`design/flow/design.v`:
```
module spi_front (
    input clk,
    input spi_clk_in,
    input rst_n,
    output spi_clk_o,
    output spi_clk_t,
    output spi_mosi_o,
    output spi_mosi_t,
    input spi_miso_i,
    input [31:0] data_mosi,
    output [31:0] data_miso,
    input spi_begin,
    input spi_wide,
    output spi_busy
);
localparam SPI_STATE_IDLE = 0;
localparam SPI_STATE_ACTIVE = 1;
reg spi_state;
reg [4:0] spi_bit_ptr;
reg spi_clk_gate;
reg spi_busy_r;
reg [31:0]spi_tx_data;
reg [31:0]spi_rx_data;
reg [31:0]spi_rx_data_r;
assign spi_busy = spi_busy_r;
reg spi_clk_q;
wire spi_clk_fall = spi_clk_q & ~spi_clk_in;
wire spi_clk_rise = ~spi_clk_q & spi_clk_in;
always @(posedge clk or negedge rst_n) begin
    if(~rst_n) begin
        spi_clk_q <= 1'b0;
    end else begin
        spi_clk_q <= spi_clk_in;
    end
end
assign spi_clk_o = spi_clk_in & spi_clk_gate;
always @(posedge clk or negedge rst_n) begin
    if(~rst_n) begin
        spi_state <= SPI_STATE_IDLE;
        spi_bit_ptr <= 3'b0;
        spi_clk_gate <= 1'b0;
        spi_busy_r <= 1'b0;
        spi_tx_data <= 8'b0;
        spi_rx_data_r <= 32'b0;
    end else if(spi_clk_fall) begin
        case (spi_state)
            SPI_STATE_IDLE:begin
                if(spi_begin)begin
                    spi_state <= SPI_STATE_ACTIVE;
                    spi_bit_ptr <= {{2{spi_wide}},3'h7};
                    spi_clk_gate <= 1'b1;
                    spi_busy_r <= 1'b1;
                    spi_tx_data <= data_mosi;
                end
            end
            SPI_STATE_ACTIVE:begin
                if(~|spi_bit_ptr)begin
                    spi_state <= SPI_STATE_IDLE;
                    spi_bit_ptr <= 3'h0;
                    spi_clk_gate <= 1'b0;
                    spi_busy_r <= 1'b0;
                    spi_rx_data_r <= spi_rx_data;
                end else begin
                    spi_bit_ptr <= spi_bit_ptr - 3'b1;
                end
            end
            default: begin
                spi_state <= SPI_STATE_IDLE;
                spi_bit_ptr <= 3'b0;
                spi_clk_gate <= 1'b0;
                spi_busy_r <= 1'b0; 
            end
        endcase
    end
end
reg spi_mosi_r;
assign spi_mosi_o = spi_mosi_r;
always @(*) begin
    case (spi_bit_ptr)
        5'd1: spi_mosi_r = spi_tx_data[1];
        5'd2: spi_mosi_r = spi_tx_data[2];
        5'd3: spi_mosi_r = spi_tx_data[3];
        5'd4: spi_mosi_r = spi_tx_data[4];
        5'd5: spi_mosi_r = spi_tx_data[5];
        5'd6: spi_mosi_r = spi_tx_data[6];
        5'd7: spi_mosi_r = spi_tx_data[7];
        5'd8: spi_mosi_r = spi_tx_data[8];
        5'd9: spi_mosi_r = spi_tx_data[9];
        5'd10: spi_mosi_r = spi_tx_data[10];
        5'd11: spi_mosi_r = spi_tx_data[11];
        5'd12: spi_mosi_r = spi_tx_data[12];
        5'd13: spi_mosi_r = spi_tx_data[13];
        5'd14: spi_mosi_r = spi_tx_data[14];
        5'd15: spi_mosi_r = spi_tx_data[15];
        5'd16: spi_mosi_r = spi_tx_data[16];
        5'd17: spi_mosi_r = spi_tx_data[17];
        5'd18: spi_mosi_r = spi_tx_data[18];
        5'd19: spi_mosi_r = spi_tx_data[19];
        5'd20: spi_mosi_r = spi_tx_data[20];
        5'd21: spi_mosi_r = spi_tx_data[21];
        5'd22: spi_mosi_r = spi_tx_data[22];
        5'd23: spi_mosi_r = spi_tx_data[23];
        5'd24: spi_mosi_r = spi_tx_data[24];
        5'd25: spi_mosi_r = spi_tx_data[25];
        5'd26: spi_mosi_r = spi_tx_data[26];
        5'd27: spi_mosi_r = spi_tx_data[27];
        5'd28: spi_mosi_r = spi_tx_data[28];
        5'd29: spi_mosi_r = spi_tx_data[29];
        5'd30: spi_mosi_r = spi_tx_data[30];
        5'd31: spi_mosi_r = spi_tx_data[31];
        default: spi_mosi_r = spi_tx_data[0];
    endcase
end
assign data_miso = spi_rx_data_r;
always @(posedge clk or negedge rst_n) begin
    if(~rst_n) begin
        spi_rx_data <= 8'b0;
    end else if(spi_clk_rise && spi_busy_r) begin
        spi_rx_data <= {spi_rx_data[30:0],spi_miso_i};
    end else begin
        spi_rx_data <= spi_rx_data;
    end
end
endmodule
module spi_host #
	(
		parameter C_S_AXIS_TDATA_WIDTH = 32,
		parameter integer C_S_AXI_DATA_WIDTH	= 32,
		parameter integer C_S_AXI_ADDR_WIDTH	= 8,
		parameter integer SPI_CS_WIDTH	= 16
	) (
	input spi_clk_i,
	output spi_clk_o,
	output spi_clk_t,
	input spi_mosi_i,
	output spi_mosi_o,
	output spi_mosi_t,
	input spi_miso_i,
	output spi_miso_o,
	output spi_miso_t,
	input [SPI_CS_WIDTH - 1:0]spi_cs_i,
	output [SPI_CS_WIDTH - 1:0]spi_cs_o,
	output [SPI_CS_WIDTH - 1:0]spi_cs_t,
	input  s_axi_aclk,
	input  s_axi_aresetn,
	input [C_S_AXI_ADDR_WIDTH-1 : 0] s_axi_awaddr,
	input  s_axi_awvalid,
	output  s_axi_awready,
	input [C_S_AXI_DATA_WIDTH-1 : 0] s_axi_wdata,
	input  s_axi_wvalid,
	output  s_axi_wready,
	output [1 : 0] s_axi_bresp,
	output  s_axi_bvalid,
	input  s_axi_bready,
	input [C_S_AXI_ADDR_WIDTH-1 : 0] s_axi_araddr,
	input  s_axi_arvalid,
	output  s_axi_arready,
	output [C_S_AXI_DATA_WIDTH-1 : 0] s_axi_rdata,
	output [1 : 0] s_axi_rresp,
	output  s_axi_rvalid,
	input  s_axi_rready,
	output  s_axis_tready,
	input [C_S_AXIS_TDATA_WIDTH-1 : 0] s_axis_tdata,
	input  s_axis_tlast,
	input  s_axis_tvalid,
	input  m_axis_tready,
	output [C_S_AXIS_TDATA_WIDTH-1 : 0] m_axis_tdata,
	output  m_axis_tlast,
	output  m_axis_tvalid
);
localparam integer OP_STATUS_ADDR = 0;
localparam integer DATA_ACCESS_ADDR = 4;
localparam integer SPI_CS_W1C_ADDR = 8;
localparam integer SPI_CHIP_SEL_ADDR = 12;
localparam integer SPI_CS_W1S_ADDR = 16;
localparam integer SPI_CTL_ADDR = 20;
localparam integer SPI_CLK_SPCL_ADDR = 24;
localparam integer SPI_BURST_CNT_ADDR = 28;
wire rst_n;
assign rst_n = s_axi_aresetn;
reg [C_S_AXI_ADDR_WIDTH-1:0]awaddr_r;
wire aw_success;
assign aw_success = s_axi_awvalid & s_axi_awready;
reg [C_S_AXI_ADDR_WIDTH-1:0]araddr_r;
wire ar_success;
assign ar_success = s_axi_arvalid & s_axi_arready;
wire spi_state_is_idle;
assign spi_state_is_idle = (spi_control_state == AXI_SPI_STATE_IDLE);
always @(posedge s_axi_aclk or negedge rst_n ) begin
	if(~rst_n)begin
		awaddr_r <= 0;
	end else if(spi_state_is_idle && aw_success) begin
		awaddr_r <= s_axi_awaddr;
	end else begin
		awaddr_r <= awaddr_r;
	end
end
always @(posedge s_axi_aclk or negedge rst_n ) begin
	if(~rst_n)begin
		araddr_r <= 0;
	end else if(ar_success) begin
		araddr_r <= s_axi_araddr;
	end else begin
		araddr_r <= araddr_r;
	end
end
wire [C_S_AXI_ADDR_WIDTH-1:0]awaddr_active;
assign awaddr_active = aw_success ? s_axi_awaddr : awaddr_r;
wire [C_S_AXI_ADDR_WIDTH-1:0]araddr_active;
assign araddr_active = ar_success ? s_axi_araddr : araddr_r;
reg [1:0] axi_mm_if_state ;
reg ar_ready;
wire r_valid;
assign r_valid = ~ar_ready;
assign s_axi_arready = ar_ready;
assign s_axi_rvalid = r_valid & spi_state_is_idle;
always @(posedge s_axi_aclk or negedge rst_n) begin
	if(~rst_n)begin
		ar_ready <= 1'b1;
	end else if(s_axi_arready && s_axi_arvalid) begin
		ar_ready <= 1'b0;
	end else if(s_axi_rready && s_axi_rvalid) begin
		ar_ready <= 1'b1;
	end
end
assign s_axi_rresp = 2'b0;
assign s_axi_awready = spi_state_is_idle;
assign s_axi_wready = spi_state_is_idle;
assign w_ready = spi_state_is_idle;
assign s_axi_bresp = 2'b0;
reg b_valid;
assign s_axi_bvalid = b_valid;
assign s_axi_bvalid = b_valid;
always @(posedge s_axi_aclk or negedge rst_n) begin
	if(~rst_n)begin
		b_valid <= 1'b0;
	end else if(s_axi_wready && s_axi_wvalid && ~b_valid) begin
		b_valid <= 1'b1;
	end else if(s_axi_bready && b_valid) begin
		b_valid <= 1'b0;
	end
end
wire w_success;
assign w_success = s_axi_wvalid & s_axi_wready;
wire r_success;
assign r_success = s_axi_rvalid & s_axi_rready;
localparam AXI_SPI_STATE_IDLE = 5;
localparam AXI_SPI_STATE_MM_ARMED = 0;
localparam AXI_SPI_STATE_MM_ACTIVE = 1;
localparam AXI_SPI_STATE_S_ARMED = 2;
localparam AXI_SPI_STATE_S_ACTIVE = 3;
reg [2:0]spi_control_state ;
	wire spi_mode_stream;
reg [31:0]spi_tx_data;
reg [31:0]spi_strm_b_len;
	wire spi_strm_b_len_nz;
	assign spi_strm_b_len_nz = |spi_strm_b_len;
reg spi_front_begin;
	wire spi_front_wide;
	assign spi_front_wide = spi_control_state[1];
	wire spi_front_busy;
reg s_axis_tready_r;
reg s_axis_tlast_r;
reg m_axis_tvalid_r;
reg m_axis_tlast_r;
assign s_axis_tready = s_axis_tready_r;
assign m_axis_tvalid = m_axis_tvalid_r;
assign m_axis_tlast = m_axis_tlast_r;
always @(posedge s_axi_aclk or negedge rst_n) begin
	if(~rst_n)begin
		s_axis_tlast_r <= 1'b0;
	end else if (s_axis_tvalid && s_axis_tready) begin
		s_axis_tlast_r <= s_axis_tlast;
	end
end
always @(posedge s_axi_aclk or negedge rst_n) begin
	if(~rst_n)begin
		spi_control_state <= AXI_SPI_STATE_IDLE;
		spi_tx_data <= 32'h0;
		spi_strm_b_len <= 32'h0;
		spi_front_begin <= 1'b0;
		s_axis_tready_r <= 1'b0;
		m_axis_tvalid_r <= 1'b0;
		m_axis_tlast_r <= 1'b0;
	end else begin
		case (spi_control_state)
			AXI_SPI_STATE_IDLE : begin
				if (w_success && awaddr_active == DATA_ACCESS_ADDR) begin
					spi_control_state <= AXI_SPI_STATE_MM_ARMED;
					spi_tx_data <= s_axi_wdata;
					spi_front_begin <= 1'b1;
				end else if (w_success && awaddr_active == SPI_BURST_CNT_ADDR) begin
					spi_control_state <= AXI_SPI_STATE_S_ARMED;
					spi_strm_b_len <= s_axi_wdata;
					spi_front_begin <= spi_strm_s2mm;
					s_axis_tready_r <= 1'b1;
					m_axis_tvalid_r <= 1'b0;
					m_axis_tlast_r <= 1'b0;
				end else begin
					if(s_axis_tvalid & s_axis_tready) begin
						s_axis_tready_r <= 1'b0;
					end
					if(m_axis_tvalid & m_axis_tready)begin
						m_axis_tvalid_r <= 1'b0; 
						m_axis_tlast_r <= 1'b0;
					end
				end
			end
			AXI_SPI_STATE_MM_ARMED : begin
				if (spi_front_busy) begin
					spi_control_state <= AXI_SPI_STATE_MM_ACTIVE;
					spi_front_begin <= 1'b0;
				end
			end
			AXI_SPI_STATE_MM_ACTIVE : begin
				if (~spi_front_busy) begin
					spi_control_state <= AXI_SPI_STATE_IDLE;
				end
			end
			AXI_SPI_STATE_S_ARMED : begin
				if (spi_front_busy) begin
					spi_control_state <= AXI_SPI_STATE_S_ACTIVE;
					spi_strm_b_len <= spi_strm_b_len - 32'b1;
					spi_front_begin <= 1'b0;
				end else if(s_axis_tvalid & s_axis_tready) begin
					spi_front_begin <= 1'b1;
					spi_tx_data <= stream_word_odrered;
					s_axis_tready_r <= 1'b0;
					m_axis_tvalid_r <= 1'b0;
				end else if(m_axis_tvalid & m_axis_tready)begin
					spi_front_begin <= 1'b1;
					s_axis_tready_r <= 1'b0;
					m_axis_tvalid_r <= 1'b0;
				end
			end
			AXI_SPI_STATE_S_ACTIVE : begin
				if (~spi_front_busy && spi_strm_b_len_nz) begin
					if(s_axis_tlast_r && ~spi_strm_s2mm) begin
						spi_control_state <= AXI_SPI_STATE_IDLE;
						spi_strm_b_len <= 32'h0;
						s_axis_tready_r <= 1'b1;
						m_axis_tvalid_r <= spi_strm_s2mm;
						m_axis_tlast_r <= spi_strm_s2mm;
					end else begin
						spi_control_state <= AXI_SPI_STATE_S_ARMED;
						s_axis_tready_r <= 1'b1;
						m_axis_tvalid_r <= spi_strm_s2mm;
					end
				end else if (~spi_front_busy && ~spi_strm_b_len_nz) begin
					spi_control_state <= AXI_SPI_STATE_IDLE;
					spi_strm_b_len <= 32'h0;
					s_axis_tready_r <= 1'b1;
					m_axis_tvalid_r <= spi_strm_s2mm;
					m_axis_tlast_r <= spi_strm_s2mm;
				end
			end 
			default: begin
				spi_control_state <= AXI_SPI_STATE_IDLE;
				spi_tx_data <= 32'h0;
				spi_strm_b_len <= 32'h0;
				spi_front_begin <= 1'b0;
				s_axis_tready_r <= 1'b0;
				m_axis_tvalid_r <= 1'b0;
				m_axis_tlast_r <= 1'b0;
			end
		endcase
	end
end
reg [15:0]spi_ctl_reg;
	always @(posedge s_axi_aclk or negedge rst_n) begin
		if(~rst_n)begin
			spi_ctl_reg <= 0;
		end else if(w_success && awaddr_active == SPI_CTL_ADDR && spi_state_is_idle)begin
			spi_ctl_reg <= s_axi_wdata[15:0];
		end else begin
			spi_ctl_reg <= spi_ctl_reg;
		end
	end
wire spi_strm_s2mm;
assign spi_strm_s2mm = spi_ctl_reg[15];
wire [4:0]stream_byte_order;
assign stream_byte_order = spi_ctl_reg[4:0];
localparam STREAM_BYTE_ORDER_0123 = 5'd0;
localparam STREAM_BYTE_ORDER_0132 = 5'd1;
localparam STREAM_BYTE_ORDER_0213 = 5'd2;
localparam STREAM_BYTE_ORDER_0231 = 5'd3;
localparam STREAM_BYTE_ORDER_0312 = 5'd4;
localparam STREAM_BYTE_ORDER_0321 = 5'd5;
localparam STREAM_BYTE_ORDER_1023 = 5'd6;
localparam STREAM_BYTE_ORDER_1032 = 5'd7;
localparam STREAM_BYTE_ORDER_1203 = 5'd8;
localparam STREAM_BYTE_ORDER_1230 = 5'd9;
localparam STREAM_BYTE_ORDER_1302 = 5'd10;
localparam STREAM_BYTE_ORDER_1320 = 5'd11;
localparam STREAM_BYTE_ORDER_2013 = 5'd12;
localparam STREAM_BYTE_ORDER_2031 = 5'd13;
localparam STREAM_BYTE_ORDER_2103 = 5'd14;
localparam STREAM_BYTE_ORDER_2130 = 5'd15;
localparam STREAM_BYTE_ORDER_2301 = 5'd16;
localparam STREAM_BYTE_ORDER_2310 = 5'd17;
localparam STREAM_BYTE_ORDER_3012 = 5'd18;
localparam STREAM_BYTE_ORDER_3021 = 5'd19;
localparam STREAM_BYTE_ORDER_3102 = 5'd20;
localparam STREAM_BYTE_ORDER_3120 = 5'd21;
localparam STREAM_BYTE_ORDER_3201 = 5'd22;
localparam STREAM_BYTE_ORDER_3210 = 5'd23;
reg [31:0] stream_word_odrered;
always @ (*)begin
	case (stream_byte_order)
		STREAM_BYTE_ORDER_0123 : stream_word_odrered = {s_axis_tdata[7:0], s_axis_tdata[15:8], s_axis_tdata[23:16], s_axis_tdata[31:24]};
		STREAM_BYTE_ORDER_0132 : stream_word_odrered = {s_axis_tdata[7:0], s_axis_tdata[15:8], s_axis_tdata[31:24], s_axis_tdata[23:16]};
		STREAM_BYTE_ORDER_0213 : stream_word_odrered = {s_axis_tdata[7:0], s_axis_tdata[23:16], s_axis_tdata[15:8], s_axis_tdata[31:24]};
		STREAM_BYTE_ORDER_0231 : stream_word_odrered = {s_axis_tdata[7:0], s_axis_tdata[23:16], s_axis_tdata[31:24], s_axis_tdata[15:8]};
		STREAM_BYTE_ORDER_0312 : stream_word_odrered = {s_axis_tdata[7:0], s_axis_tdata[31:24], s_axis_tdata[15:8], s_axis_tdata[23:16]};
		STREAM_BYTE_ORDER_0321 : stream_word_odrered = {s_axis_tdata[7:0], s_axis_tdata[31:24], s_axis_tdata[23:16], s_axis_tdata[15:8]};
		STREAM_BYTE_ORDER_1023 : stream_word_odrered = {s_axis_tdata[15:8], s_axis_tdata[7:0], s_axis_tdata[23:16], s_axis_tdata[31:24]};
		STREAM_BYTE_ORDER_1032 : stream_word_odrered = {s_axis_tdata[15:8], s_axis_tdata[7:0], s_axis_tdata[31:24], s_axis_tdata[23:16]};
		STREAM_BYTE_ORDER_1203 : stream_word_odrered = {s_axis_tdata[15:8], s_axis_tdata[23:16], s_axis_tdata[7:0], s_axis_tdata[31:24]};
		STREAM_BYTE_ORDER_1230 : stream_word_odrered = {s_axis_tdata[15:8], s_axis_tdata[23:16], s_axis_tdata[31:24], s_axis_tdata[7:0]};
		STREAM_BYTE_ORDER_1302 : stream_word_odrered = {s_axis_tdata[15:8], s_axis_tdata[31:24], s_axis_tdata[7:0], s_axis_tdata[23:16]};
		STREAM_BYTE_ORDER_1320 : stream_word_odrered = {s_axis_tdata[15:8], s_axis_tdata[31:24], s_axis_tdata[23:16], s_axis_tdata[7:0]};
		STREAM_BYTE_ORDER_2013 : stream_word_odrered = {s_axis_tdata[23:16], s_axis_tdata[7:0], s_axis_tdata[15:8], s_axis_tdata[31:24]};
		STREAM_BYTE_ORDER_2031 : stream_word_odrered = {s_axis_tdata[23:16], s_axis_tdata[7:0], s_axis_tdata[31:24], s_axis_tdata[15:8]};
		STREAM_BYTE_ORDER_2103 : stream_word_odrered = {s_axis_tdata[23:16], s_axis_tdata[15:8], s_axis_tdata[7:0], s_axis_tdata[31:24]};
		STREAM_BYTE_ORDER_2130 : stream_word_odrered = {s_axis_tdata[23:16], s_axis_tdata[15:8], s_axis_tdata[31:24], s_axis_tdata[7:0]};
		STREAM_BYTE_ORDER_2301 : stream_word_odrered = {s_axis_tdata[23:16], s_axis_tdata[31:24], s_axis_tdata[7:0], s_axis_tdata[15:8]};
		STREAM_BYTE_ORDER_2310 : stream_word_odrered = {s_axis_tdata[23:16], s_axis_tdata[31:24], s_axis_tdata[15:8], s_axis_tdata[7:0]};
		STREAM_BYTE_ORDER_3012 : stream_word_odrered = {s_axis_tdata[31:24], s_axis_tdata[7:0], s_axis_tdata[15:8], s_axis_tdata[23:16]};
		STREAM_BYTE_ORDER_3021 : stream_word_odrered = {s_axis_tdata[31:24], s_axis_tdata[7:0], s_axis_tdata[23:16], s_axis_tdata[15:8]};
		STREAM_BYTE_ORDER_3102 : stream_word_odrered = {s_axis_tdata[31:24], s_axis_tdata[15:8], s_axis_tdata[7:0], s_axis_tdata[23:16]};
		STREAM_BYTE_ORDER_3120 : stream_word_odrered = {s_axis_tdata[31:24], s_axis_tdata[15:8], s_axis_tdata[23:16], s_axis_tdata[7:0]};
		STREAM_BYTE_ORDER_3201 : stream_word_odrered = {s_axis_tdata[31:24], s_axis_tdata[23:16], s_axis_tdata[7:0], s_axis_tdata[15:8]};
		STREAM_BYTE_ORDER_3210 : stream_word_odrered = {s_axis_tdata[31:24], s_axis_tdata[23:16], s_axis_tdata[15:8], s_axis_tdata[7:0]};
		default: stream_word_odrered = {s_axis_tdata[7:0], s_axis_tdata[15:8], s_axis_tdata[23:16], s_axis_tdata[31:24]};
	endcase
end
	reg [15:0]spi_clk_pscl;
	reg [3:0]spi_clk_pscl_sel;
	reg spi_clk_gen;
	always @(posedge s_axi_aclk or negedge rst_n) begin
		if(~rst_n)begin
			spi_clk_pscl_sel <= 1;
		end else if(w_success && awaddr_active == SPI_CLK_SPCL_ADDR && spi_state_is_idle)begin
			spi_clk_pscl_sel <= s_axi_wdata[3:0];
		end else begin
			spi_clk_pscl_sel <= spi_clk_pscl_sel;
		end
	end
	always @(*)begin
		case(spi_clk_pscl_sel)
		4'h0: spi_clk_gen = 1'b0;
		4'h1: spi_clk_gen = spi_clk_pscl[0];
		4'h2: spi_clk_gen = spi_clk_pscl[1];
		4'h3: spi_clk_gen = spi_clk_pscl[2];
		4'h4: spi_clk_gen = spi_clk_pscl[3];
		4'h5: spi_clk_gen = spi_clk_pscl[4];
		4'h6: spi_clk_gen = spi_clk_pscl[5];
		4'h7: spi_clk_gen = spi_clk_pscl[6];
		4'h8: spi_clk_gen = spi_clk_pscl[7];
		4'h9: spi_clk_gen = spi_clk_pscl[8];
		4'hA: spi_clk_gen = spi_clk_pscl[9];
		4'hB: spi_clk_gen = spi_clk_pscl[10];
		4'hC: spi_clk_gen = spi_clk_pscl[11];
		4'hD: spi_clk_gen = spi_clk_pscl[12];
		4'hE: spi_clk_gen = spi_clk_pscl[13];
		4'hF: spi_clk_gen = spi_clk_pscl[14];
		default: spi_clk_gen = spi_clk_pscl[15];
		endcase
	end
	always @(posedge s_axi_aclk or negedge rst_n) begin
		if(~rst_n)begin
			spi_clk_pscl <= 16'b0;
		end else begin
			spi_clk_pscl <= spi_clk_pscl + 1;
		end
	end
	reg [SPI_CS_WIDTH-1:0]chip_sel_r;
	always @(posedge s_axi_aclk or negedge rst_n) begin
		if(~rst_n)begin
			chip_sel_r <= 16'hFFFF;
		end else if(w_success && awaddr_active == SPI_CHIP_SEL_ADDR && spi_state_is_idle)begin
			chip_sel_r <= s_axi_wdata[SPI_CS_WIDTH-1:0];
		end else if(w_success && awaddr_active == SPI_CS_W1C_ADDR && spi_state_is_idle)begin
			chip_sel_r <= chip_sel_r & ~s_axi_wdata[SPI_CS_WIDTH-1:0];
		end else if(w_success && awaddr_active == SPI_CS_W1S_ADDR && spi_state_is_idle)begin
			chip_sel_r <= chip_sel_r | s_axi_wdata[SPI_CS_WIDTH-1:0];
		end else begin
			chip_sel_r <= chip_sel_r;
		end
	end
	assign spi_cs_o = chip_sel_r;
wire [31:0]spi_front_tx_data;
assign spi_front_tx_data = spi_tx_data | {32{spi_strm_s2mm}};
wire [31:0]spi_front_rx_data;
assign m_axis_tdata = {spi_front_rx_data[7:0],spi_front_rx_data[15:8],spi_front_rx_data[23:16],spi_front_rx_data[31:24]};
spi_front front(
    .clk(s_axi_aclk),
    .spi_clk_in(spi_clk_gen),
    .rst_n(rst_n),
    .spi_clk_o(spi_clk_o),
    .spi_mosi_o(spi_mosi_o),
    .spi_miso_i(spi_miso_i),
    .data_mosi(spi_front_tx_data),
    .data_miso(spi_front_rx_data),
    .spi_begin(spi_front_begin),
    .spi_wide(spi_front_wide),
    .spi_busy(spi_front_busy)
);
assign spi_clk_t = 1'b0; 
assign spi_mosi_t = 1'b0; 
assign spi_miso_t = 1'b1; 
assign spi_miso_o = 1'b1; 
assign spi_cs_t = 16'b0; 
reg [C_S_AXI_DATA_WIDTH-1:0]s_axi_rdata_r;
assign s_axi_rdata = s_axi_rdata_r;
	always @(*) begin
		case (araddr_active)
			DATA_ACCESS_ADDR : s_axi_rdata_r = spi_front_rx_data ; 	 
			SPI_CHIP_SEL_ADDR : s_axi_rdata_r = {16'h0,chip_sel_r} ;		 
			OP_STATUS_ADDR : s_axi_rdata_r = {31'h000,spi_front_busy} ;	 
			SPI_CLK_SPCL_ADDR : s_axi_rdata_r = {20'h000,spi_clk_pscl_sel};  
			SPI_CTL_ADDR : s_axi_rdata_r = {16'h000,spi_ctl_reg};  
			default: s_axi_rdata_r = 32'h67676767;
		endcase
	end
endmodule
```
`design/flow/run.sh`:
```
#!/bin/bash
# the make line also repeats each setting of config.mk as NAME=value (left out here)
make -C /OpenROAD-flow-scripts/flow DESIGN_CONFIG=/design/flow/config.mk WORK_HOME=/design/flow/orfs CLKGATE_MAP_FILE= finish
```
`design/flow/config.mk`:
```
export PLATFORM = sky130hd
export DESIGN_NAME = spi_host
export DESIGN_NICKNAME = spi_host
export VERILOG_FILES = /design/flow/design.v
export SDC_FILE = /design/flow/constraint.sdc
export NUM_CORES = 4
export LEC_CHECK = 0
export CAP_MARGIN = 20
export CORE_MARGIN = 2
export CORE_UTILIZATION = 64
export CTS_CLUSTER_SIZE = 27
export GPL_ROUTABILITY_DRIVEN = 1
export MAX_ROUTING_LAYER = met4
export SETUP_SLACK_MARGIN = 0.22
export SLEW_MARGIN = 20
```
`design/flow/constraint.sdc`:
```
create_clock -name core_clock -period 6.62 [get_ports {s_axi_aclk}]
set_input_delay 1.3240 -clock core_clock [delete_from_list [all_inputs] [get_ports {s_axi_aclk}]]
set_output_delay 1.3240 -clock core_clock [all_outputs]
set_load 0.01 [all_outputs]
```
==> results of run 1 <==
layout make-up:
type / count / share of cell area (%)
clock inverters: 11 / 0.722
clock buffers: 39 / 4.79
multi-input cells: 1086 / 42.2
inverters: 22 / 0.507
diodes: 1 / 0.0154
well taps: 275 / 2.11
flip-flops and latches: 245 / 37.8
repair buffers: 196 / 11.8
through the flow:
stage                     cells  util (%)  area [um2]  hold slack [ns]
after floorplan            1481         -       13700            0.440
after global placement     1824      73.3       15400            0.457
after detailed placement   1824      73.3       15400            0.469
after CTS                  1874      77.6       16300            0.486
after global routing       1875      77.7       16300            0.491
final                      1875      77.7       16300            0.489
layer usage:
layer	up-vias	routed length (um)	part of all wire (%)	track usage (%)
met4	0	1360	3.4	11.2
met5	-	0	0	-
li1	5540	-	-	-
met3	101	3700	9.2	7.20
met1	6000	16200	40	48.6
met2	648	19100	47	57.3
==> results.txt, run 1 <==
Physical implementation status

The flow ran to the end and the layout has no timing, DRC or antenna violations. The wire length of the first global-routing pass stands at 63,300 um. The width of the chip stands at ~150 um. The leakage power in the latest report is roughly 0.007 uW. The logs give a warning total of 53. The via count of the first global-routing pass is about 12,000.

Tracing the worst setup path back leads to its startpoint at s_axi_arvalid. The delay contributed by the slowest stage of the critical path stands at around 0.59 ns. The root buffer cell chosen for the clock tree is clkbuf_16. The buffer and inverter count on the worst path stands at 5. The iteration tally of the first detailed-router pass stands at 9.

The layout filler cell count stands at ~1,400. The number of warning messages in the yosys log stands at 3. The net load switching power stands at around 2300 uW.

The summed negative setup slack over all endpoints stands at 0 ns. The slowest stage of the critical path belongs to the cell nor2_1. The maximum fanout along the worst path stands at 17. The startpoint identified for the worst hold timing path is awaddr_r[5]. The detail route stage leaves a number of antenna-violating nets equal to 0. The final weighted congestion in routability-driven placement stands at around 0.94. In the post-route report, total wirelength is listed as just over 40,000 um. The worst slew margin relative to its limit stands at between 30% and 40%. The power consumed by the clock network stands at around 1500 uW. The area recorded from the Yosys report for this design is between 10,000 and 15,000 um2. In this run switching power makes up between 30% and 40% of total power.

The first routing iteration left around 1,200 violations. The slack of the worst reg-to-reg path stands at about 3.2 ns. The smallest setup slack after layout stands at around 0.70 ns. The highest clock rate stands at ~170 MHz.

Per the CTS log, the maximum H-tree level is 1. The pre-CTS setup slack stands at 0.813 ns. The global-route usage over all layers stands at 36.6%.

The post-CTS resize count stands at 0. The xor-xnor portion of the synthesized cell area stands at about 1.1%. Per the detail_route report, the via count comes to 12,300. The most used flip-flop cell after synthesis is dfrtp_1. The most critical min-delay path falls under flip-flop to flip-flop. Of all power groups, the one with the highest power is combinational logic. After the last flow step, the layout net total stands at between 1,500 and 2,000. Setup repair after global routing left no endpoint under its margin. The via density per instance stands at 6.55. Per the TritonCTS log, the buffer count is 27. The sequential power stands at 2180 uW. The worst supply voltage drop on vdd stands at about 350 uV. The global-route congestion overflow total stands at 0. At the worst endpoint, the required time is about 5.3 ns. The DRC violation count after routing stands at 0. Of the total power, combinational logic draws between 30% and 40%. The report puts the hold buffer count at CTS at 0.

STA classifies the critical path startpoint as an input pin. The top-area cell type share of the netlist area stands at approximately 41%. The area growth from synthesis to final layout stands at 19.2%.

Looking at the clock tree report, the maximum root-to-sink buffer count equals 3. The most common cell in the synthesized netlist is dfrtp_1. The endpoint of the worst hold path is reported as awaddr_r[5].

The area inside the core boundary stands at between 20,000 and 25,000 um2. For reference, the top logic cell family by area is AND-OR/OR-AND gates. The path length in cells of the critical path stands at 10. For this run, the final setup violation count is recorded as 0. The largest net degree at the start of global routing stands at 106. TritonCTS built the clock tree.

According to the timing report, the critical path is captured at s_axi_rdata[10]. The clock transition time at the flip-flop clock pins of the worst setup and hold paths stands at around 0.06 ns. After Yosys synthesis, and, or, nand and nor cells account for about 15% of the synthesized area. In this run, synthesis inferred 0 flip-flops with an integrated enable. The synthesized netlist devotes less than 1% of its cell area to adder and majority cells.

Input and output buffers added on the ports amount to roughly 180. Ranked by instance count, the synthesized netlist is headed by 225 x dfrtp_1, 166 x nor2_1, 144 x nand2_1. The clock insertion delay at the later pin of the skew report stands at 0.54 ns. The combined area of all synthesized cells stands at between 10,000 and 15,000 um2. Counting every sink on the clock net gives between 200 and 250. The buffers inserted during post-CTS setup optimization stands at 0. Measured in cells, the most critical reg-to-reg path has a length of 7.

In the final layout, flip-flops and latches occupy about 6200 um2. In this run the vertical extent of the chip is approximately 150 um. The cell family contributing the most delay on the critical path is buffers and inverters. The number of placement rows stands at approximately 53. The final power report lists total power as around 5900 uW.

The total power divided by cell area stands at between 300 and 400 nW/um2. Once detailed placement completed, the half-perimeter wirelength came to roughly 27,000 um. 223 I/O pins were placed. Data arrives at the worst endpoint at around 4.6 ns. After layout, the minimum clock period comes to 5.92 ns. In the final routed layout, each cell accounts on average for 21.5 um.

The run reported a max-capacitance violation count of 0. The number of standard cells reported by yosys stands at between 1,000 and 1,500. By area the synthesized netlist is led by dfrtp_1 41%, mux2_2 8.2%, a21oi_1 4.9%. The total combinational power stands at roughly 2200 uW. For the worst reg-to-reg path, the endpoint reported by OpenROAD is spi_tx_data[18]. The fraction of power consumed by sequential logic stands at a little under two fifths. The portion of synthesized area spent on multiplexers is 9.96%. The number of unique standard cell types used by synthesis stands at roughly 74. The internal power of the cells totals around 3700 uW.

Summing the sequential cell areas from Yosys gives between 40% and 50% of the chip area. The layout report lists the multi-input gate area as ~6900 um2. The worst register-to-register path begins at spi_control_state[2]. The share of the core area taken by cells at floorplan is 65.2%. The pin closest to its max-slew limit shows a slew of between 1 and 1.5 ns. The worst hold path depth stands at 2. dfrtp_1 takes more of the synthesized area than any other cell. The total die size stands at 22,500 um2. The setup path with the least slack is of type input pin to output pin. The fraction of registers with async set/reset stands at approximately 100%. For the final database, setup skew stands at between 0.01 and 0.015 ns. The worst setup path is captured at an output pin. Counting endpoints that fail hold in the final report gives 0. The clock network burns between 20% and 30% of the power. The synthesized area divided by synthesized cell count stands at around 9.4 um2. The cell count after synthesis came out at approximately 1,500.

The part of the cycle the worst path needs stands at 89.5%. The cell sequence reported for the critical path is clkdlybuf4s50_1 > nand2_1 > mux2i_1 > buf_4 > inv_1 > buf_4 > nor2_1 > a21oi_1 > o21ai_0 > clkdlybuf4s50_1. The AND-OR/OR-AND share of the synthesized area stands at 22.4%. The number of antenna violations at the first check in global routing came to 1. The flop and latch count out of synthesis stands at 245. The number of max-slew violations in the final report stands at 0.
==> run 2, diff against run 1 <==
CORE_UTILIZATION = 65   (was 64)
CTS_CLUSTER_SIZE = unset   (was 27)
GPL_ROUTABILITY_DRIVEN = unset   (was 1)
MAX_ROUTING_LAYER = unset   (was met4)
PLACE_DENSITY = 0.6   (was unset)
SETUP_SLACK_MARGIN = unset   (was 0.22)
clock period = 5.81 ns   (was 6.62 ns; I/O delays follow)
==> run 2 against run 1 <==
Setup slack got worse by 0.20 ns; flip-flop count did not move; clock-buffer cell count fell by 5; power rose by 14%; die size fell by 1.5%; sequential share of layout area fell by 0.052 points; global-route usage fell by 1.3 points; synthesized area did not move; routed wire length fell by 1.3%.
==> results.txt, run 2 <==
Physical implementation status

The flow ran to the end and the layout has no timing, DRC or antenna violations. In this design, the critical path's most frequently occurring cell is clkdlybuf4s50_1. The global-route congestion overflow total stands at 0 (unchanged). The worst setup path is captured at an output pin.

The post-synthesis chip area from yosys stands at 13,700 um2 (unchanged). The buffer and inverter count on the worst path was 4 (-1). The violation count after the first detailed-route iteration is 1,206 (-1.7%). The global-route usage over all layers stands at 35.3% (-1.3 points). The warning total across the stage logs is 55 (+3.8%). The via count of the first global-routing pass stands at 11,700 (-0.26%). The combined area of all synthesized cells came to 13,700 um2 (unchanged).

For this run the top cell type by instance count after synthesis was dfrtp_1. The remaining number of nets flagged by the antenna check after routing came to 0 (unchanged). The delay contributed by the slowest stage of the critical path came to 0.52 ns (-0.07 ns). STA reports the tightest min-delay check as being of type flip-flop to flip-flop. Clock tree synthesis selected as its root buffer the cell clkbuf_16. The sequential area share after synthesis came to 45.1% (unchanged). The launch point of the worst register-to-register path is recorded as spi_ctl_reg[3]. Derived from the worst setup path, the maximum achievable clock frequency is 188 MHz. The arrival time of data at the critical path endpoint stands at 4.15 ns (-0.45 ns).

The proportion of power drawn by combinational gates stands at 37.2% (-0.5 points). The leakage component of the power is 0.00687 uW (+0.11%). The detailed placer's ending HPWL stands at 26,900 um (-1.7%).

The slack of the worst reg-to-reg path is 2.17 ns (-1.05 ns). The number of buffers between clock root and the deepest sink stands at 3 (unchanged). The clock insertion delay at the later pin of the skew report is 0.54 ns (about the same).

Per STA, the worst path is made up of clkdlybuf4s50_1 > nand2_1 > mux2i_1 > inv_1 > nor2_1 > nor3_1 > a211oi_2 > buf_4 > o21ai_0 > clkdlybuf4s50_1. The final design instance area without fill was 16,300 um2 (+0.14%). The tightest hold margin stands at 0.485 ns (-0.00370 ns). The depth of the worst register-to-register path stands at 6 (-1).

The area inside the core boundary stands at 20,800 um2 (-0.63%). Following the worst setup path forward leads to its endpoint at s_axi_rdata[5]. The tally of buffers added on design ports was 180 (unchanged). The AND-OR/OR-AND share of the synthesized area stands at 22.4% (unchanged).

The buffers inserted during post-CTS setup optimization is 0 (unchanged). The total power divided by cell area stands at 415 nW/um2 (+14%). The worst-margin pin slew stands at 1.15 ns (+0.135 ns). By area, the combinational part of the netlist is dominated by AND-OR/OR-AND gates. The flop and latch count out of synthesis stands at 245 (unchanged).

TritonCTS built the clock tree. The number of standard cells reported by yosys stands at 1,459 (unchanged). The number of warning messages in the yosys log was 3 (unchanged). The endpoint required time on the critical path stands at 4.65 ns (-0.65 ns). The width of the chip stands at 149 um (-0.75%).

The post-synth tally of flip-flops with integrated enable stands at 0 (unchanged). The path length in cells of the critical path stands at 10 (unchanged). The largest net degree at the start of global routing is 126 (+19%).

The fraction of power consumed by sequential logic stands at 36.9% (about the same). The total die size was 22,200 um2 (-1.5%). The total internal power stands at 4200 uW (+15%). The final weighted congestion in routability-driven placement stands at 0.982 (+4.9%). The worst path needs 5.31 ns of the cycle, external delays included.

The endpoint of the worst hold path is reported as awaddr_r[0]. The DRC violation count after routing stands at 0 (unchanged). The net load switching power stands at 2580 uW (+14%). The cell count after synthesis came to 1,459 (unchanged). The maximum level of the CTS H-tree came to 1 (unchanged). The post-layout net count came to 1,696 (+0.059%). The synthesized area divided by synthesized cell count came to 9.36 um2 (unchanged). The largest part of the power goes to combinational logic.

The maximum fanout along the worst path is 17 (unchanged). The mux cell area share after synthesis stands at 9.96% (unchanged). The number of failing hold endpoints at the final stage is 0 (unchanged).

The vertical extent of the die stands at 149 um (-0.75%). Broken down by cell family, the worst path's largest delay share belongs to buffers and inverters. The number of unique standard cell types used by synthesis stands at 74 (unchanged).

STA lists the startpoint of the worst hold path as awaddr_r[0]. The top-area cell type share of the netlist area was 41.2% (unchanged). Setup repair after global routing left no endpoint under its margin. The final count of negative-setup-slack endpoints came to 0 (unchanged). The share of synthesized cell area in full adder, half adder and majority cells came to 0.733% (unchanged). The TritonCTS sink count was 245 (unchanged). The core utilization before placement stands at 65.6% (+0.42 points). The post-CTS resize count was 0 (unchanged). Summed over all instances, the cell type with the most area after synthesis is dfrtp_1. The summed negative setup slack over all endpoints came to 0 ns (unchanged).

The wire length of the first global-routing pass was 62,200 um (-1.7%). The worst setup path is launched from an input pin. The main area contributors are dfrtp_1 41%, mux2_2 8.2%, a21oi_1 4.9%.

The sequential power stands at 2500 uW (+15%). The worst hold path depth is 2 (unchanged). The maximum clock skew at final layout stands at 0.0156 ns (+0.00253 ns). On the critical path, the stage with the largest delay is an instance of mux2i_1.

The number of antenna violations at the first check in global routing stands at 1 (unchanged). The number of placement rows stands at 53 (unchanged). The number of buffers inserted for hold repair after clock tree synthesis is 0 (unchanged). The xor-xnor portion of the synthesized cell area stands at 1.09% (unchanged).

The average detailed-routed wire length per instance is 21.2 um (-1.3%). The total placed instance area came to 15,400 um2 (+0.13%). The post-placement cell count was 1,825 (+0.055%).

The clock buffer count from CTS stands at 27 (unchanged). The number of placed I/O pins came to 223 (unchanged). The power consumed by the clock network came to 1760 uW (+17%). The commonest cells after synthesis are 225 x dfrtp_1, 166 x nor2_1, 144 x nand2_1.

The final wirelength came to 39,800 um (-1.3%). The switching part of the total stands at 38.0% (-0.16 points). The simple-gate portion of the synthesized area came to 15.2% (unchanged).

Among all flip-flop cells after synthesis, the most frequent one is dfrtp_1. The clock transition time at the flip-flop clock pins of the worst setup and hold paths was 0.06 ns (about the same). The clock network fraction of design power is 26.0% (+0.4 points). The layout filler cell count stands at 1,422 (+0.92%).

Relative to the synthesized area, the layout overhead comes to 19.4%. The number of max-slew violations in the final report stands at 0 (unchanged). The worst supply voltage drop on vdd is 281 uV (-21%). The final core utilization came to 78.3% (+0.60 points).

The worst register-to-register path ends at spi_tx_data[4]. The worst slew margin relative to its limit stands at 23.3% (-8.6 points). The number of non-filler instances in the completed layout stands at 1,875 (unchanged). The fraction of registers with async set/reset was 100% (unchanged).

The part of the cycle the worst path needs was 91.5% (+2.0 points). The total of max-cap violations is 0 (unchanged). The total combinational power stands at 2520 uW (+13%). The iteration tally of the first detailed-router pass is 10 (+1). The via density per instance was 6.54 (-0.23%). The critical path starts at s_axi_arvalid. The number of vias in the routed layout was 12,300 (-0.23%).

The worst setup path is of the input pin to output pin kind.
## run 2: layer usage
metal | global-route usage [%] | routed length (um) | up-vias
li1 | - | - | 5536
met1 | 48.8 | 16300 | 5975
met2 | 57.3 | 18500 | 663
met5 | 0 | 0 | -
met4 | 12.6 | 1420 | 0
met3 | 5.23 | 3580 | 87
## run 2: cell type report
type | count | area, um2 | area share, %
multi-input cells | 1086 | 6860 | 42.1
flip-flops and latches | 245 | 6160 | 37.8
repair buffers | 197 | 1950 | 11.9
clock buffers | 34 | 752 | 4.61
well taps | 275 | 344 | 2.11
clock inverters | 15 | 165 | 1.01
inverters | 22 | 82.6 | 0.506
diodes | 1 | 2.50 | 0.0153
## run 2: metrics by stage
stage | worst slack [ns] | total power [uW]
2_1_floorplan | 1.60 | 4240
3_3_place_gp | 0.713 | 4860
3_5_place_dp | 0.600 | 4940
4_1_cts | 0.537 | 6720
5_1_grt | 0.338 | 7140
6_report | 0.496 | 6770
==> run 3, diff against run 2 <==
ABC_AREA = 1   (was unset)
CAP_MARGIN = 10   (was 20)
CELL_PAD_IN_SITES_GLOBAL_PLACEMENT = 0   (was unset)
CORE_ASPECT_RATIO = 0.99   (was unset)
CORE_MARGIN = 3   (was 2)
CORE_UTILIZATION = 42   (was 65)
CTS_CLUSTER_SIZE = 27   (was unset)
GPL_ROUTABILITY_DRIVEN = 1   (was unset)
GPL_TIMING_DRIVEN = 0   (was unset)
HOLD_SLACK_MARGIN = 0.14   (was unset)
MAX_ROUTING_LAYER = met4   (was unset)
MIN_ROUTING_LAYER = met2   (was unset)
PLACE_DENSITY = unset   (was 0.6)
PLACE_DENSITY_LB_ADDON = 0.09   (was unset)
SETUP_SLACK_MARGIN = 1.19   (was unset)
SLEW_MARGIN = 25   (was 20)
TNS_END_PERCENT = 40   (was unset)
clock period = 11.4 ns   (was 5.81 ns; I/O delays follow)
==> run 3 against run 2 <==
Global-route usage rose by 12 points; sequential power shrank 65%; still clean; setup slack improved by 3.3 ns; clock power down about 50%; first-iteration DRC count increased to 3.9 times the previous value; critical path type unchanged; clock-buffer cell count up 10.
==> results.txt, run 3 <==
Physical implementation status

The flow ran to the end and the layout has no timing, DRC or antenna violations. The iteration tally of the first detailed-router pass is 14 (+4). The net load switching power came to 426 uW (-83%). Looking at hold timing, the worst path starts from araddr_r[1]. The total die size is 37,200 um2 (+68%). STA classifies the critical path startpoint as an input pin. The sequential power was 871 uW (-65%). The worst slew margin relative to its limit stands at 28.9% (+5.7 points). Subtracting the final worst setup slack from the clock period gives 7.56 ns. Per the STA report, the cell with the highest stage delay on the worst path is clkdlybuf4s50_1. The power consumed by the clock network stands at 883 uW (-50%). The largest net degree at the start of global routing was 85 (-33%). TritonCTS built the clock tree. The slack of the worst reg-to-reg path came to 8.45 ns (+6.28 ns).

The total internal power was 1420 uW (-66%). The number of unique standard cell types used by synthesis was 55 (-26%). The worst hold path belongs to the class flip-flop to flip-flop. The maximum clock skew at final layout is 0.00924 ns (-0.00640 ns). The storage element area stands at 6160 um2 (unchanged). The post-synthesis chip area from yosys stands at 14,700 um2 (+7.5%). The highest clock rate stands at ~130 MHz. The switching part of the total came to 23.0% (-15 points). The buffers inserted during post-CTS setup optimization came to 0 (unchanged). The post-synth tally of flip-flops with integrated enable is 0 (unchanged). The flop and latch count out of synthesis was 245 (unchanged).

The number of buffers inserted for hold repair after clock tree synthesis stands at 0 (unchanged). The via count of the first global-routing pass stands at 22,800 (+95%). Clock tree synthesis selected as its root buffer the cell clkbuf_16.

The proportion of power drawn by combinational gates stands at 5.2% (-32 points). The number of buffers between clock root and the deepest sink is 3 (unchanged). The average detailed-routed wire length per instance stands at 20.1 um (-5.4%).

The fraction of power consumed by sequential logic came to 47.1% (+10 points). The core utilization before placement was 42.9% (-23 points). The remaining number of nets flagged by the antenna check after routing came to 0 (unchanged). The TritonCTS sink count came to 245 (unchanged).

The number of warning messages in the yosys log stands at 3 (unchanged). Ranked by total cell area, the synthesized netlist is headed by dfrtp_1 38%, nand2_1 21%, nand3_1 7.8%. The combined area of all synthesized cells came to 14,700 um2 (+7.5%).

The depth of the worst register-to-register path is 13 (+7). The tally of buffers added on design ports is 180 (unchanged). The synthesis run shows the most used standard cells to be 824 x nand2_1, 228 x nand3_1, 225 x dfrtp_1. The worst hold path depth stands at 2 (unchanged). The violation count after the first detailed-route iteration is 4,649 (+290%). The leakage component of the power stands at 0.00902 uW (+31%). The number of failing hold endpoints at the final stage is 0 (unchanged). nand2_1 is the most common cell in the netlist.

The simple-gate portion of the synthesized area is 39.8% (+25 points). The maximum level of the CTS H-tree is 1 (unchanged).

The area inside the core boundary stands at 34,200 um2 (+64%). The worst supply voltage drop on vdd is 107 uV (-62%). The layout filler cell count was 3,440 (+140%). The width of the chip stands at 194 um (+30%). The top-area cell type share of the netlist area was 38.4% (-2.9 points).

The via density per instance is 7.57 (+16%). The final wirelength stands at 56,800 um (+43%). The xor-xnor portion of the synthesized cell area stands at 1.31% (+0.22 points). The fraction of registers with async set/reset stands at 100% (unchanged). The final weighted congestion in routability-driven placement came to 1.06 (+8.4%). The final core utilization is 52.9% (-25 points). The cell count after synthesis stands at 2,129 (+46%). The buffer and inverter count on the worst path stands at 4 (unchanged). The AND-OR/OR-AND share of the synthesized area stands at 7.91% (-14 points). The synthesized area divided by synthesized cell count stands at 6.90 um2 (-26%). The clock buffer count from CTS was 28 (+3.7%).

The detailed placer's ending HPWL stands at 40,400 um (+50%). The number of placement rows stands at 67 (+26%). The maximum fanout along the worst path came to 10 (-7).

The global-route congestion overflow total stands at 0 (unchanged). The number of max-slew violations in the final report stands at 0 (unchanged). The share of synthesized cell area in full adder, half adder and majority cells was 0.682% (-0.051 points). The DRC violation count after routing stands at 0 (unchanged).

In this run the critical register-to-register path is captured at spi_tx_data[8]. The most critical setup path has its startpoint at s_axi_arvalid. Among the stages of the critical path, the cell type that occurs most often is nand2_1. The total of max-cap violations stands at 0 (unchanged). The global-route usage over all layers was 47.2% (+12 points). The clock network fraction of design power is 47.8% (+22 points). The commonest register cell is dfrtp_1. Setup repair after global routing left no endpoint under its margin. The area growth from synthesis to final layout stands at 23.3%. The post-layout net count was 2,482 (+46%). The critical path is of the input pin to output pin type. The number of placed I/O pins is 223 (unchanged).

The number of vias in the routed layout was 21,400 (+75%). The wire length of the first global-routing pass stands at 87,900 um (+41%). The vertical extent of the die stands at 192 um (+29%). The path length in cells of the critical path stands at 13 (+3).

The clock transition time at the flip-flop clock pins of the worst setup and hold paths came to 0.06 ns (about the same). The number of antenna violations at the first check in global routing came to 0 (-1). The largest total area in the synthesized netlist belongs to dfrtp_1. The report lists the cells along the critical path as clkdlybuf4s50_1 > nand2_1 > nand2_1 > nand2_1 > nor2_1 > nand2_1 > nor2_1 > nand2_1 > inv_2 > buf_2 > nand2_1 > o211ai_1 > clkdlybuf4s50_1. The final antenna diode count was 0 (-1). STA classifies the critical path endpoint as an output pin. The total power divided by cell area stands at 102 nW/um2 (-75%).

The arrival time of data at the critical path endpoint stands at 5.28 ns (+1.13 ns). The sequential area share after synthesis stands at 41.9% (-3.1 points). The delay contributed by the slowest stage of the critical path is 0.62 ns (+0.10 ns).

The worst register-to-register path begins at spi_ctl_reg[2]. The worst-margin pin slew stands at 1.06 ns (-0.0856 ns). The number of standard cells reported by yosys stands at 2,129 (+46%). The area of the multi-input gates stands at 7490 um2 (+9.3%).

The part of the cycle the worst path needs stands at 66.4% (-25 points). Ranked by power, first place goes to the clock network. The final count of negative-setup-slack endpoints is 0 (unchanged). The endpoint required time on the critical path came to 9.12 ns (+4.47 ns). Among the non-sequential cells, simple AND/OR/NAND/NOR gates take the most area.

In this run the worst setup path terminates at s_axi_rdata[4]. The post-CTS resize count stands at 0 (unchanged). The kind of cell with the highest combined delay along the critical path is buffers and inverters. The total combinational power stands at 95.4 uW (-96%).

The tightest hold margin stands at 0.473 ns (-0.0124 ns). Hold analysis lists the worst path endpoint as araddr_r[1]. The mux cell area share after synthesis was 0.690% (-9.3 points).

The clock insertion delay at the later pin of the skew report stands at 0.56 ns (+0.02 ns). The warning total across the stage logs stands at 49 (-11%).
run 3: metal layers:
metal | GRT usage, % | part of all wire [%] | vias up
li1 | - | - | 7282
met5 | - | 0 | -
met4 | 7.51 | 10 | 0
met1 | - | 0 | 7604
met3 | 63.3 | 43 | 723
met2 | 54.2 | 47 | 5828
run 3: per-stage QoR:
step	instance area (um2)	worst slack [ns]	instances	setup TNS, ns	total power, uW
floorplan	14800	5.55	2151	0	905
global placement	17100	-2.85	2779	-636.00	974
detailed placement	17200	3.95	2783	0	977
CTS	18100	3.94	2831	0	1840
global route	18100	3.66	2831	0	1890
finish	18100	3.84	2831	0	1850
run 3: cell type report:
class | count | area share [%]
Clock buffer | 44 | 4.54
Inverter | 147 | 3.05
Sequential cell | 245 | 34.0
Timing Repair Buffer | 184 | 10.5
Multi-Input combinational cell | 1654 | 41.4
Buffer | 105 | 3.17
Tap cell | 448 | 3.10
Clock inverter | 4 | 0.249
==> run 4, diff against run 3 <==
ABC_AREA = unset   (was 1)
CAP_MARGIN = 20   (was 10)
CELL_PAD_IN_SITES_GLOBAL_PLACEMENT = unset   (was 0)
CORE_ASPECT_RATIO = unset   (was 0.99)
CORE_MARGIN = 2   (was 3)
CORE_UTILIZATION = 70   (was 42)
CTS_CLUSTER_SIZE = 33   (was 27)
GPL_ROUTABILITY_DRIVEN = unset   (was 1)
GPL_TIMING_DRIVEN = unset   (was 0)
HOLD_SLACK_MARGIN = unset   (was 0.14)
MAX_ROUTING_LAYER = unset   (was met4)
MIN_ROUTING_LAYER = unset   (was met2)
PLACE_DENSITY = 0.6   (was unset)
PLACE_DENSITY_LB_ADDON = unset   (was 0.09)
SETUP_SLACK_MARGIN = unset   (was 1.19)
SLEW_MARGIN = 20   (was 25)
TNS_END_PERCENT = unset   (was 40)
clock period = 4.51 ns   (was 11.4 ns; I/O delays follow)
==> run 4 against run 3 <==
Global-route usage down 7.9 points; largest cell class unchanged; sequential share of layout area rose by 3.5 points; clock power is 140% higher; critical path type unchanged; final cell count is 34% lower; cell area down 9.3%; largest power group is now combinational logic.
==> results.txt, run 4 <==
Physical implementation status

Per the run report, area growth between synthesis and finish was 20.2%. For reference, the critical path is launched at s_axi_arvalid. The largest net degree at the start of global routing came to 119 (+40%). The worst register-to-register path begins at spi_clk_pscl_sel[0].

The top-area cell type share of the netlist area stands at 41.2% (+2.9 points). The smallest setup slack after layout stands at 0.125 ns (-3.71 ns). Looking at the reg2reg group, the worst path ends at front.spi_tx_data[26].

According to the timing report, the critical path is captured at s_axi_rdata[1]. The fraction of power consumed by sequential logic stands at 37.0% (-10 points).

The sequential area share after synthesis was 45.1% (+3.1 points). The cell count after synthesis stands at 1,459 (-31%). The worst-margin pin slew stands at 1.09 ns (+0.0244 ns). The AND-OR/OR-AND share of the synthesized area stands at 22.4% (+14 points). The number of standard cells reported by yosys came to 1,459 (-31%). On the critical path the largest part of the delay comes from buffers and inverters. The average detailed-routed wire length per instance stands at 21.6 um (+7.7%).

The depth of the worst register-to-register path was 7 (-6). The biggest area contributor in the post-synthesis netlist is dfrtp_1. The vertical extent of the die stands at 144 um (-25%).

The via density per instance came to 6.70 (-11%). The number of failing hold endpoints at the final stage stands at 0 (unchanged). The proportion of power drawn by combinational gates stands at 38.5% (+33 points). The min-delay analysis places its worst path in the category input pin to async pin. In the power breakdown, the biggest contributor is combinational logic.

The synthesized area divided by synthesized cell count was 9.36 um2 (+36%). The clock network fraction of design power is 24.5% (-23 points). The clock insertion delay at the later pin of the skew report stands at 0.53 ns (-0.03 ns). The violation count after the first detailed-route iteration stands at 1,659 (-64%).

The share of synthesized cell area in full adder, half adder and majority cells stands at 0.733% (+0.051 points). The power consumed by the clock network stands at 2150 uW (+140%). In this run the clock root is driven by a clkbuf_16. The fraction of registers with async set/reset stands at 100% (unchanged).

The clock transition time at the flip-flop clock pins of the worst setup and hold paths was 0.06 ns (about the same). The warning total across the stage logs stands at 55 (+12%). The maximum level of the CTS H-tree stands at 1 (unchanged). The cell sequence reported for the critical path is clkdlybuf4s50_1 > nand2_2 > buf_4 > mux2i_1 > inv_2 > buf_4 > o21ai_0 > nor2_1 > buf_12 > a21oi_1 > nand3_1 > clkdlybuf4s50_1. The number of max-slew violations in the final report stands at 0 (unchanged).

The wire length of the first global-routing pass stands at 63,800 um (-27%). The timing report shows that the slowest cell on the worst path is clkdlybuf4s50_1. The final core utilization stands at 84.9% (+32 points).

The pre-CTS setup slack was -0.324 ns (-4.27 ns). The number of buffers inserted for hold repair after clock tree synthesis was 0 (unchanged). The number of antenna violations at the first check in global routing stands at 2 (+2). The remaining number of nets flagged by the antenna check after routing stands at 0 (unchanged).

The total internal power is 5400 uW (+280%). The sequential power stands at 3240 uW (+270%). The number of placed I/O pins stands at 223 (unchanged). The number of unique standard cell types used by synthesis was 74 (+35%).

The combined area of all synthesized cells stands at 13,700 um2 (-7.0%). The endpoint required time on the critical path was 3.61 ns (-5.51 ns). The clock buffer count from CTS stands at 25 (-11%). The flop and latch count out of synthesis is 245 (unchanged). The final design instance area without fill stands at 16,400 um2 (-9.3%). The global-route congestion overflow total was 0 (unchanged). The via count of the first global-routing pass stands at 12,000 (-47%). The total of max-cap violations was 0 (unchanged).

The post-synthesis chip area from yosys was 13,700 um2 (-7.0%). The detailed placer's ending HPWL was 27,200 um (-33%). The part of the cycle the worst path needs is 97.2% (+31 points). The simple-gate portion of the synthesized area came to 15.2% (-25 points). The total power divided by cell area stands at 533 nW/um2 (+420%). The summed negative setup slack over all endpoints stands at 0 ns (unchanged). The worst supply voltage drop on vdd stands at 457 uV (+330%).

The path length in cells of the critical path came to 12 (-1). The xor-xnor portion of the synthesized cell area is 1.09% (-0.22 points). Derived from the worst setup path, the maximum achievable clock frequency is between 200 and 250 MHz. The flow ran to the end and the layout has no timing, DRC or antenna violations.

The maximum clock skew at final layout stands at 0.0100 ns (+0.000809 ns). The minimum clock period after layout stands at roughly 4.4 ns. The area of the multi-input gates stands at 6870 um2 (-8.2%). TritonCTS built the clock tree. The layout filler cell count stands at 1,084 (-68%). The total combinational power stands at 3370 uW (+3400%). The final weighted congestion in routability-driven placement stands at 1.04 (-2.0%). The number of buffers between clock root and the deepest sink was 3 (unchanged). The final count of negative-setup-slack endpoints came to 0 (unchanged). The slack of the worst reg-to-reg path was 1.09 ns (-7.36 ns). The arrival time of data at the critical path endpoint came to 3.48 ns (-1.80 ns). The tally of buffers added on design ports is 180 (unchanged). The final wirelength came to 40,700 um (-28%). The post-layout net count stands at 1,713 (-31%). The worst setup path is launched from an input pin. The total placed instance area was 15,500 um2 (-10%).

The switching part of the total stands at 38.4% (+15 points). The TritonCTS sink count stands at 245 (unchanged). The number of warning messages in the yosys log stands at 3 (unchanged). The most common cell in the synthesized netlist is dfrtp_1.

The mux cell area share after synthesis came to 9.96% (+9.3 points). The area inside the core boundary is 19,300 um2 (-43%). The iteration tally of the first detailed-router pass came to 8 (-6). The global-route usage over all layers stands at 39.3% (-7.9 points). The post-synth tally of flip-flops with integrated enable stands at 0 (unchanged). The worst setup path is captured at an output pin.

The delay contributed by the slowest stage of the critical path came to 0.51 ns (-0.11 ns). By count the netlist is led by 225 x dfrtp_1, 166 x nor2_1, 144 x nand2_1. The number of placement rows stands at 51 (-24%). The maximum fanout along the worst path stands at 18 (+8). Looking at the setup timing report, the critical path kind is input pin to output pin. Among all flip-flop cells after synthesis, the most frequent one is dfrtp_1. The synthesis report lists the most area-consuming cells as dfrtp_1 41%, mux2_2 8.2%, a21oi_1 4.9%. The leakage component of the power stands at 0.00694 uW (-23%). Of the combinational cells, the family taking the most area is AND-OR/OR-AND gates.

The width of the chip stands at 144 um (-26%). The core utilization before placement stands at 70.6% (+28 points). Setup repair after global routing could not meet its margin everywhere. The storage element area is 6160 um2 (unchanged). The buffer and inverter count on the worst path was 6 (+2). The number of vias in the routed layout came to 12,600 (-41%). The worst slew margin relative to its limit stands at 27.2% (-1.8 points). The net load switching power stands at 3360 uW (+690%). The total die size stands at 20,600 um2 (-45%).

The DRC violation count after routing stands at 0 (unchanged).
## run 4: timing repair
| action | 4_1_cts | 5_1_grt |
|---|---|---|
| pin swaps | 1 | 0 |
| setup buffers | 3 | 0 |
| setup endpoints to repair | 17 | 16 |
| gates resized | 1 | 4 |
| gates cloned | 0 | 0 |
## run 4: through the flow
stage,hold WS (ns),instances,power [uW]
2_1_floorplan,0.440,1481,5460
3_3_place_gp,0.455,1831,6310
3_5_place_dp,0.463,1831,6440
4_1_cts,0.474,1879,8630
5_1_grt,0.489,1880,9200
6_report,0.448,1881,8760
## run 4: cell type report
class,instances,area share [%]
diodes,2,0.0305
clock inverters,7,0.541
clock buffers,38,4.59
flip-flops and latches,245,37.5
inverters,22,0.503
multi-input cells,1086,41.9
well taps,265,2.02
repair buffers,216,13.0
## run 4: routing by layer
layer | vias to the layer above | GRT usage (%) | share of wire [%]
li1 | 5578 | - | -
met1 | 6115 | 52.3 | 38
met2 | 760 | 61.9 | 46
met3 | 153 | 9.33 | 11
met4 | 0 | 17.3 | 4.9
met5 | - | 0 | 0
==> run 5, diff against run 4 <==
CORE_UTILIZATION = 67   (was 70)
CTS_CLUSTER_SIZE = 78   (was 33)
GPL_ROUTABILITY_DRIVEN = 1   (was unset)
MAX_ROUTING_LAYER = met4   (was unset)
PLACE_DENSITY = unset   (was 0.6)
SETUP_SLACK_MARGIN = 1.19   (was unset)
clock period = 16.7 ns   (was 4.51 ns; I/O delays follow)
==> run 5 against run 4 <==
Setup slack improved by 6.2 ns; first-iteration DRC count fell by 14%; power fell by 73%; highest routed layer unchanged; still clean on timing, DRC and antenna; routed wire length rose by 1.1%; flip-flop count did not move.
==> results.txt, run 5 <==
Physical implementation status

The sequential power stands at 868 uW (-73%). The delay contributed by the slowest stage of the critical path stands at 0.70 ns (+0.19 ns). The post-synthesis chip area from yosys is 13,700 um2 (unchanged). By instance count, the cell type seen most on the critical path is clkdlybuf4s50_1.

The post-CTS resize count was 0 (-1). The number of standard cells reported by yosys is 1,459 (unchanged). The clock buffer count from CTS stands at 26 (+4.0%).

The path length in cells of the critical path stands at 10 (-2). The flow ran to the end and the layout has no timing, DRC or antenna violations. STA classifies the critical path endpoint as an output pin. The layout filler cell count was 1,271 (+17%).

The leakage component of the power is 0.00682 uW (-1.8%). The cell type that accounts for the most area after synthesis is dfrtp_1. The total placed instance area was 15,300 um2 (-1.2%).

In this run the worst setup path begins at s_axi_arvalid. The via count of the first global-routing pass stands at 11,800 (-1.5%). In this run the critical register-to-register path is launched from spi_control_state[2].

The global-route usage over all layers stands at 38.8% (-0.51 points). The part of the cycle the worst path needs came to 61.9% (-35 points). The final weighted congestion in routability-driven placement stands at 0.948 (-9.1%). The maximum clock skew at final layout stands at 0.0172 ns (+0.00719 ns).

In the hold timing report, the worst path depth is 1. Timing would allow up to between 90 and 100 MHz. The combined area of all synthesized cells came to 13,700 um2 (unchanged). The minimum clock period after layout stands at 10.34 ns.

The DRC violation count after routing stands at 0 (unchanged). The tightest hold margin came to 0.477 ns (+0.0290 ns). The worst setup path is launched from an input pin. The cell count after synthesis stands at 1,459 (unchanged). The endpoint of the worst hold path is reported as spi_clk_pscl[14]. TritonCTS built the clock tree. The proportion of power drawn by combinational gates was 38.0% (-0.5 points). The number of warning messages in the yosys log stands at 3 (unchanged). The core utilization before placement came to 67.9% (-2.7 points). The flop and latch count out of synthesis is 245 (unchanged). The detailed placer's ending HPWL stands at 26,900 um (-1.1%). The slack of the worst reg-to-reg path stands at 12.63 ns (+11.54 ns).

On the critical path, the stage with the largest delay is an instance of a211oi_4. The buffers inserted during post-CTS setup optimization came to 0 (-3). The buffer and inverter count on the worst path was 4 (-2).

The worst slew margin relative to its limit stands at 28.5% (+1.3 points). The fraction of power consumed by sequential logic stands at 37.4% (+0.4 points). The final count of negative-setup-slack endpoints stands at 0 (unchanged). The capture point of the worst register-to-register path is recorded as spi_strm_b_len[1].

The fraction of registers with async set/reset was 100% (unchanged). The final design instance area without fill is 16,200 um2 (-1.3%). The warning total across the stage logs came to 51 (-7.3%).

The TritonCTS sink count stands at 245 (unchanged). The switching part of the total is 38.6% (+0.22 points). The final wirelength was 41,100 um (+1.1%). The endpoint required time on the critical path came to 13.36 ns (+9.75 ns).

The maximum fanout along the worst path is 24 (+6). The total die size was 21,500 um2 (+4.3%). The global-route congestion overflow total is 0 (unchanged). The number of antenna violations at the first check in global routing was 2 (unchanged).

The total power divided by cell area is 143 nW/um2 (-73%). The clock network fraction of design power stands at 24.6% (about the same). The total internal power stands at 1430 uW (-74%).

The maximum level of the CTS H-tree was 1 (unchanged). The number of placement rows is 52 (+2.0%). The number of failing hold endpoints at the final stage stands at 0 (unchanged).

The largest net degree at the start of global routing is 100 (-16%). The summed negative setup slack over all endpoints stands at 0 ns (unchanged). The capture point of the critical path was reported as s_axi_rdata[6]. The most used flip-flop cell after synthesis is dfrtp_1. The total combinational power stands at 883 uW (-74%).

The final total power came to 2320 uW (-73%). The number of max-slew violations in the final report was 0 (unchanged). Yosys instantiated no cell more often than dfrtp_1. The post-synth tally of flip-flops with integrated enable is 0 (unchanged). The synthesized area divided by synthesized cell count stands at 9.36 um2 (unchanged).

The iteration tally of the first detailed-router pass stands at 7 (-1). The remaining number of nets flagged by the antenna check after routing stands at 0 (unchanged). The arrival time of data at the critical path endpoint stands at 7.00 ns (+3.52 ns).

The type recorded for the worst min-delay path is flip-flop to flip-flop. The number of unique standard cell types used by synthesis was 74 (unchanged). The xor-xnor portion of the synthesized cell area is 1.09% (unchanged).

The share of synthesized cell area in full adder, half adder and majority cells stands at 0.733% (unchanged). In this design, the largest share of critical-path delay is due to buffers and inverters. The via density per instance is 6.70 (about the same).

The commonest cells after synthesis are 225 x dfrtp_1, 166 x nor2_1, 144 x nand2_1. After synthesis, the cell types taking the most area are dfrtp_1 41%, mux2_2 8.2%, a21oi_1 4.9%. The net load switching power stands at 896 uW (-73%). The wire length of the first global-routing pass stands at 64,400 um (+1.1%). The power consumed by the clock network stands at 571 uW (-73%).

The worst-margin pin slew stands at 1.07 ns (-0.0134 ns). The clock insertion delay at the later pin of the skew report stands at 0.53 ns (about the same). The cell sequence reported for the critical path is clkdlybuf4s50_1 > nand2_1 > mux2i_1 > buf_4 > inv_1 > nor2_1 > nor3_1 > a211oi_4 > o21ai_0 > clkdlybuf4s50_1. The worst hold path begins at spi_clk_pscl[14]. The simple-gate portion of the synthesized area stands at 15.2% (unchanged). The worst supply voltage drop on vdd is 104 uV (-77%).

The mux cell area share after synthesis is 9.96% (unchanged). The tree is rooted in a clkbuf_16. The width of the chip stands at 147 um (+2.2%). The number of vias in the routed layout stands at 12,500 (-1.0%). The area inside the core boundary came to 20,100 um2 (+4.0%). The total of max-cap violations stands at 0 (unchanged). The violation count after the first detailed-route iteration is 1,433 (-14%). Setup repair after global routing left no endpoint under its margin.

Grouping non-sequential cells by family puts the most area in AND-OR/OR-AND gates. The area of the multi-input gates stands at 6870 um2 (unchanged). The pre-CTS setup slack was 6.21 ns (+6.53 ns). The AND-OR/OR-AND share of the synthesized area is 22.4% (unchanged). The depth of the worst register-to-register path came to 7 (unchanged).

The clock transition time at the flip-flop clock pins of the worst setup and hold paths came to 0.06 ns (about the same). The number of buffers inserted for hold repair after clock tree synthesis was 0 (unchanged). The storage element area was 6160 um2 (unchanged). Of all power groups, the one with the highest power is combinational logic. The sequential area share after synthesis stands at 45.1% (unchanged). The post-layout net count came to 1,691 (-1.3%). The flow measured a signed area growth from synthesis to layout of 18.7%. The number of placed I/O pins came to 223 (unchanged).

The worst setup path is of the input pin to output pin kind. The number of buffers between clock root and the deepest sink stands at 3 (unchanged). The vertical extent of the die stands at 147 um (+2.2%). The smallest setup slack after layout stands at 6.36 ns (+6.23 ns). The average detailed-routed wire length per instance stands at 22.1 um (+2.0%).

The top-area cell type share of the netlist area stands at 41.2% (unchanged). The tally of buffers added on design ports stands at 180 (unchanged).
[run 5: metrics by stage]
| stage | instances | util, % |
|---|---|---|
| after floorplan | 1481 | - |
| after global placement | 1816 | 76.2 |
| after detailed placement | 1816 | 76.2 |
| after CTS | 1862 | 80.4 |
| after global routing | 1864 | 80.6 |
| final | 1864 | 80.6 |
[run 5: layer usage]
| metal | up-vias | GRT usage (%) | routed length [um] |
|---|---|---|---|
| li1 | 5531 | - | - |
| met5 | - | - | 0 |
| met3 | 133 | 7.83 | 4390 |
| met1 | 6023 | 51.5 | 15700 |
| met2 | 793 | 59.2 | 19300 |
| met4 | 0 | 15.6 | 1710 |
[run 5: final cells by class]
type                    instances  area share [%]
flip-flops and latches        245            38.0
repair buffers                193            11.8
inverters                      22           0.510
multi-input cells            1086            42.4
clock inverters                 2          0.0772
clock buffers                  44            5.12
diodes                          2          0.0309
well taps                     270            2.08
Power is estimated from default activity; no workload was simulated.
